== run A ==
==> flow/design.v <==
`timescale 1ns / 1ps
module startup_controller(
	input clk,
	input rst,
	input start,
	input stop,
	output reg mcu_pwr,
	output reg is_sending,
	output reg ready
);
reg is_pulling_low, is_waiting_for_clock, is_waiting_for_bkgd_stable;
reg [15:0] timer;
always @(posedge clk) begin
	if (rst || stop) begin  
		is_pulling_low <= 0;
		is_waiting_for_clock <= 0;
		is_waiting_for_bkgd_stable <= 0;
		is_sending <= 0;
		mcu_pwr <= 0;
		ready <= 1;
	end else if (start) begin
		is_pulling_low <= 1;
		is_sending <= 1;
		timer <= 250;  
		ready <= 0;
	end else if (is_pulling_low) begin
		if (timer == 0) begin
			mcu_pwr <= 1;
			is_pulling_low <= 0;
			is_waiting_for_clock <= 1;
			timer <= 1200;  
		end else begin
			timer <= timer - 1;
		end
	end else if (is_waiting_for_clock) begin
		if (timer == 0) begin
			is_sending <= 0;  
			is_waiting_for_clock <= 0;
			is_waiting_for_bkgd_stable <= 1;
			timer <= 500;  
		end else begin
			timer <= timer - 1;
		end
	end else if (is_waiting_for_bkgd_stable) begin
		if (timer == 0) begin
			is_waiting_for_bkgd_stable <= 0;
			ready <= 1;
		end else begin
			timer <= timer - 1;
		end
	end
end
endmodule
`timescale 1ns / 1ps
module sync_controller(
	input clk,
	input rst,
	input bkgd_in,
	output is_sending,
	input start_sync,
	output [31:0] sync_length,
	output sync_length_is_ready,
	output reg ready,
	output [4:0] debug
);
parameter HIGHTIME = 32'd6500;  
reg [2:0] state;
reg [31:0] sync_count;
assign debug = {2'd0, state};
assign is_sending = state == 1;
assign sync_length = sync_count;
assign sync_length_is_ready = (state != 1) && (state != 4);
always @(posedge clk) begin
	sync_count <= sync_count;
	if (rst) begin
		state <= 0;
		sync_count <= HIGHTIME;  
		ready <= 0;
	end else if (start_sync) begin
		state <= 1;
		sync_count <= HIGHTIME;
		ready <= 0;
	end else if (state == 1) begin
		if (sync_count == 0) begin
			state <= 2;
			sync_count <= 8'h0f;
		end else begin
			sync_count <= sync_count - 1;
		end
	end else if (state == 2) begin
		if (sync_count == 0) begin
			state <= 3;
		end else begin
			sync_count <= sync_count - 1;
		end
	end else if (state == 3) begin
		if (bkgd_in == 0) begin
			state <= 4;
		end
	end else if (state == 4) begin
		if (bkgd_in == 1) begin
			state <= 0;
			ready <= 1;
		end else begin
			sync_count <= sync_count + 1;
		end
	end
end
endmodule
`timescale 1ns / 1ps
module bdc_clk_pulse_generator(
	input clk,
	input rst,
	output bdc_clk_pulse,
	input [31:0] sync_length,
	input set_sync_length
);
reg [15:0] counter;
reg [31:0] target_time;  
reg [31:0] residual;
assign bdc_clk_pulse = counter == 0;
always @(posedge clk) begin
	if (rst) begin
		counter <= 0;
		target_time <= 0;
		residual <= 0;
	end else if (set_sync_length) begin
		target_time <= sync_length;
		residual <= sync_length;
	end else if (counter > residual[31:7]) begin
		counter <= 0;
		residual <= residual[6:0] + target_time;
	end else begin
		counter <= counter + 1;
	end
end
endmodule
`timescale 1ns / 1ps
module bdc_interface(
	input clk,
	input rst,
	output reg is_sending,
	input bkgd_in,
	input tgt_clk_pulse,
	input [7:0] data_in,
	input send_data,
	output reg [7:0] data_out,
	input read_data,
	output ready
);
reg [3:0] state;
reg [7:0] tgt_clk_timer;
reg [7:0] data;
reg [3:0] bitsleft;
assign ready = state == 0 && !read_data && !send_data;
always @(posedge clk) begin
	if (rst) begin
		state <= 0;
		tgt_clk_timer <= 0;
		is_sending <= 0;
	end else if (tgt_clk_timer > 0) begin
		if (tgt_clk_pulse) begin
			tgt_clk_timer <= tgt_clk_timer - 1;
		end
	end else begin
		case (state)
		0: begin
			if (send_data) begin
				state <= 1;
				data <= data_in;
				bitsleft <= 8;
			end else if (read_data) begin
				state <= 3;
				bitsleft <= 8;
			end
		end
		1: begin
			if (bitsleft > 0) begin
				state <= 2;
				is_sending <= 1;
				if (data[7]) begin
					tgt_clk_timer <= 4;
				end else begin
					tgt_clk_timer <= 14;
				end
			end else begin
				state <= 0;
			end
		end
		2: begin
			is_sending <= 0;
			if (data[7]) begin
				tgt_clk_timer <= 14;
			end else begin
				tgt_clk_timer <= 4;
			end
			state <= 1;
			bitsleft <= bitsleft - 1;
			data <= {data[6:0], 1'd0};
		end
		3: begin
			if (bitsleft > 0) begin
				is_sending <= 1;
				tgt_clk_timer <= 3;
				state <= 4;
			end else begin
				data_out <= data;
				state <= 0;
			end
		end
		4: begin
			is_sending <= 0;
			tgt_clk_timer <= 7;
			state <= 5;
		end
		5: begin
			data <= {data[6:0], bkgd_in};
			bitsleft <= bitsleft - 1;
			tgt_clk_timer <= 6;
			state <= 3;
		end
		endcase
	end
end
endmodule
`timescale 1ns / 1ps
module bdm(
	input clk,
	input rst,
	input bkgd_in,
	output bkgd_out,
	output bkgd_is_high_z,
	output mcu_pwr,
	output mcu_vpp,
	input do_read,
	input do_write,
	input do_start_mcu,
	input do_stop_mcu,
	input do_delay,
	input do_echo_test,
	input do_enable_vpp,
	input do_disable_vpp,
	input do_echo_sync_value,
	input do_resync,
	input [7:0] data_in,
	output [7:0] data_out,
	output ready,
	output reg valid,
	output [3:0] debug
);
reg [7:0] echo_data;
wire [31:0] sync_count;
wire sync_is_sending;
wire [4:0] sync_debug;
reg sync_start;
wire sync_ready;
wire startup_start;
reg startup_stop;
wire startup_is_sending, startup_ready;
wire bdc_is_sending, bdc_ready;
wire [7:0] bdc_data_out;
wire bdc_read_data, bdc_send_data;
wire hold_commands_in_reset;
assign hold_commands_in_reset = 1'd0;  
wire bdc_clk_pulse;
reg [3:0] state;
reg [7:0] delay_counter;
startup_controller startup_controller(
	.clk(clk),
	.rst(rst || hold_commands_in_reset),
	.start(startup_start),
	.stop(startup_stop),
	.mcu_pwr(mcu_pwr),
	.is_sending(startup_is_sending),
	.ready(startup_ready)
);
sync_controller sync_controller(
	.clk(clk),
	.rst(rst || hold_commands_in_reset || do_stop_mcu || do_resync),
	.bkgd_in(bkgd_in),
	.is_sending(sync_is_sending),
	.start_sync(sync_start),
	.sync_length(sync_count),
	.sync_length_is_ready(),
	.ready(sync_ready),
	.debug(sync_debug)
);
reg set_bdc_pulse_gen;
bdc_clk_pulse_generator bdc_clk_pulse_generator(
	.clk(clk),
	.rst(rst || hold_commands_in_reset),
	.bdc_clk_pulse(bdc_clk_pulse),
	.sync_length(sync_count),
	.set_sync_length(set_bdc_pulse_gen)
);
bdc_interface bdc_interface(
	.clk(clk),
	.rst(rst || hold_commands_in_reset),
	.is_sending(bdc_is_sending),
	.bkgd_in(bkgd_in),
	.tgt_clk_pulse(bdc_clk_pulse),
	.data_in(data_in),
	.send_data(bdc_send_data),
	.data_out(bdc_data_out),
	.read_data(bdc_read_data),
	.ready(bdc_ready)
);
assign debug = sync_debug; 
assign bkgd_out = 1'd0;
assign bkgd_is_high_z =
	(state == 1 && startup_is_sending) ? 1'd0 :
	(state == 2 && sync_is_sending) ? 1'd0 :
	(state == 3 && bdc_is_sending) ? 1'd0 :
	(state == 4 && bdc_is_sending) ? 1'd0 :
	1'd1;
assign startup_start = state == 0 && do_start_mcu;
assign bdc_read_data = state == 0 && do_read;
assign bdc_send_data = state == 0 && do_write;
assign data_out =
	state == 5 ? echo_data :
	state == 7 ? sync_count[15:8] :
	state == 8 ? sync_count[7:0] :
	bdc_data_out;
assign ready = state == 0 && !do_start_mcu && !do_stop_mcu && !do_read && !do_write && !do_delay && !do_echo_test && !do_echo_sync_value && !do_resync;
reg vpp_enabled;
assign mcu_vpp = vpp_enabled;
always @(posedge clk) begin
	startup_stop <= 0;
	sync_start <= 0;
	set_bdc_pulse_gen <= 0;
	valid <= 0;
	if (rst) begin
		state <= 0;
		vpp_enabled <= 0;
	end else if (state == 0) begin
		if (do_start_mcu) begin
			state <= 1;
		end else if (do_stop_mcu) begin
			startup_stop <= 1;
		end else if (do_read) begin
			state <= 3;
		end else if (do_write) begin
			state <= 4;
		end else if (do_delay) begin
			state <= 6;
			delay_counter <= {data_in, 4'd0};
		end else if (do_echo_test) begin
			state <= 5;
			echo_data <= data_in;
			valid <= 1;
		end else if (do_enable_vpp) begin
			vpp_enabled <= 1;
		end else if (do_disable_vpp) begin
			vpp_enabled <= 0;
		end else if (do_echo_sync_value) begin
			state <= 7;
			valid <= 1;
		end else if (do_resync) begin
			state <= 2;
			sync_start <= 1;
		end
	end else if (state == 1) begin
		if (startup_ready) begin
			state <= 2;
			sync_start <= 1;
		end
	end else if (state == 2) begin
		if (sync_ready) begin
			set_bdc_pulse_gen <= 1;
			state <= 0;
		end
	end else if (state == 3) begin
		if (bdc_ready) begin
			state <= 0;
			valid <= 1;
		end
	end else if (state == 4) begin
		if (bdc_ready) begin
			state <= 0;
		end
	end else if (state == 6) begin
		if (delay_counter == 0) begin
			state <= 0;
		end else begin
			delay_counter <= delay_counter - 1;
		end
	end else if (state == 5) begin
		state <= 0;
	end else if (state == 7) begin
		state <= 8;
		valid <= 1;
	end else if (state == 8) begin
		state <= 0;
	end
end
endmodule
make LEC_CHECK=0 CAP_MARGIN=20 CELL_PAD_IN_SITES_DETAIL_PLACEMENT=0 CORE_ASPECT_RATIO=0.78 CORE_MARGIN=2 CORE_UTILIZATION=18 MAX_ROUTING_LAYER=met5 MIN_ROUTING_LAYER=met2 PLACE_DENSITY_LB_ADDON=0.2 SETUP_SLACK_MARGIN=0.94 SLEW_MARGIN=0 finish   # period 4.89 ns
run.sh (not shown) runs the stock make flow with config.mk's settings and CLKGATE_MAP_FILE=.
Looking at the reports, run A completed the entire flow and the layout it produced met the timing, DRC and antenna checks.
Relative to run A, the following input files were edited for run B:
==> flow/config.mk <==
export PLATFORM = sky130hd
export DESIGN_NAME = bdm
export DESIGN_NICKNAME = bdm
export VERILOG_FILES = /design/flow/design.v
export SDC_FILE = /design/flow/constraint.sdc
export NUM_CORES = 4
export LEC_CHECK = 0
export CAP_MARGIN = 20
export CORE_MARGIN = 2
export CORE_UTILIZATION = 70
export CTS_CLUSTER_SIZE = 36
export SLEW_MARGIN = 20
==> flow/constraint.sdc <==
create_clock -name core_clock -period 2.72 [get_ports {clk}]
set_input_delay 0.5440 -clock core_clock [delete_from_list [all_inputs] [get_ports {clk}]]
set_output_delay 0.5440 -clock core_clock [all_outputs]
set_load 0.01 [all_outputs]
## What came out
Looking at global-route track usage on met1, run B sits 51 points above run A.
Status | run B and run A | clean except run B
Looking at switching fraction of total power, run B sits 1.4 points below run A.
Relative to run A, the chip width of run B is lower by 54%.
Looking at final worst-path setup slack, run B sits 1.11 ns lower than run A does.
Run B reports a higher number of resized instances in the post-cts repair step than run A does.
Across both runs, power share of the clock group was lower for run B than for run A.
Summary of run B over run A: area of all placed cells without fillers moved down; number of clock buffers inserted by TritonCTS decreased by 2 relative to the old numbers.
Inputs modified between run B and run C:
-- flow/config.mk --
<<< run B, line 8
export CAP_MARGIN = 20
export CORE_MARGIN = 2
export CORE_UTILIZATION = 70
export CTS_CLUSTER_SIZE = 36
export SLEW_MARGIN = 20
>>> run C, line 8
export CAP_MARGIN = 20
export CORE_MARGIN = 2
export CORE_UTILIZATION = 66
export SLEW_MARGIN = 20
==> flow/constraint.sdc <==
create_clock -name core_clock -period 3.36 [get_ports {clk}]
set_input_delay 0.6720 -clock core_clock [delete_from_list [all_inputs] [get_ports {clk}]]
set_output_delay 0.6720 -clock core_clock [all_outputs]
set_load 0.01 [all_outputs]
## What came out
Summary of run B and run C: one run falls short of a clean finish, namely run B.
Nothing crashed in run B and all stages finished; the problem is that the final layout failed, the offending checks being negative setup slack.
Multiplexer share of the synthesized area: run C vs run B — no meaningful difference
The minimum clock period after layout of run C exceeds that of run B by 0.45 ns.
Against run B, run C comes in 8.4 points lower on met1 demand-to-capacity share in global routing.
Summary — cell total after placement, run C relative to run B: lower, by about 2.5%.
[run C vs run B] number of clock buffers in the layout: higher in run C
Re met3 routing resource usage after global routing: run B was higher than run C.
Taking run B as the reference point, the global-route wire length before repair of run C falls by about 9%.
Comparing the two runs side by side, run C comes out ahead of run B on post-DP HPWL.
In the reports for run C and run B, the larger signed area change from the synthesized netlist to the final layout belongs to run B.
#### Input delta (run D over run C)
-- flow/config.mk --
<<< run C, line 6
export NUM_CORES = 4
export LEC_CHECK = 0
export CAP_MARGIN = 20
export CORE_MARGIN = 2
export CORE_UTILIZATION = 66
export SLEW_MARGIN = 20
>>> run D, line 6
export NUM_CORES = 4
export LEC_CHECK = 0
export ABC_AREA = 1
export CAP_MARGIN = 20
export CORE_MARGIN = 2
export CORE_UTILIZATION = 72
export CTS_CLUSTER_DIAMETER = 95
export SLEW_MARGIN = 20
==> flow/constraint.sdc <==
create_clock -name core_clock -period 2.31 [get_ports {clk}]
set_input_delay 0.4620 -clock core_clock [delete_from_list [all_inputs] [get_ports {clk}]]
set_output_delay 0.4620 -clock core_clock [all_outputs]
set_load 0.01 [all_outputs]
==> comparison <==
The setup slack of run D is smaller than that of run C. Total global-route track usage (lower): run C. Going from run C to run D, number of clock buffers inserted by TritonCTS grew by a few percent. Side by side, post-synthesis xor/xnor area fraction turned out lower in run D than in run C. Between run C and run D, the instance count of the mapped netlist is lower for run C. When the final numbers for run C and run D were put side by side, the sequential element share of the synthesized area turned out to be smaller in run D. Layout buffering overhead excluding clock cells was higher in run D than in run C. Final cell area: run D above run C. Switching part of the total power, run C and run D: larger value in run D.
## Diff of input files: run E against run D
-- flow/config.mk --
<<< run D, line 10
export CORE_MARGIN = 2
export CORE_UTILIZATION = 72
export CTS_CLUSTER_DIAMETER = 95
export SLEW_MARGIN = 20
>>> run E, line 10
export CORE_MARGIN = 2
export CORE_UTILIZATION = 72
export SLEW_MARGIN = 20
==> flow/constraint.sdc <==
create_clock -name core_clock -period 2.8 [get_ports {clk}]
set_input_delay 0.5600 -clock core_clock [delete_from_list [all_inputs] [get_ports {clk}]]
set_output_delay 0.5600 -clock core_clock [all_outputs]
set_load 0.01 [all_outputs]
==> comparison <==
- Every stage of the flow completed for run E, and the final layout passed the timing, DRC and antenna checks.
- Run E against run D: power share of the combinational group lower; clock-pin transition on the worst setup and hold timing paths roughly the same; layout overhead on the synthesized area lower; total chip power lower; part of the power in the clock network higher.
- Run D vs run E, critical path endpoint: data_out[6] vs data_out[0]
- Compared with run D, in run E global-route usage fell by 2.6 points, final period utilization rose 0.80 points, sequential cell area fraction in the yosys report neither gained nor lost much.
No activity file was given, so power comes from the tool's default toggle rates.
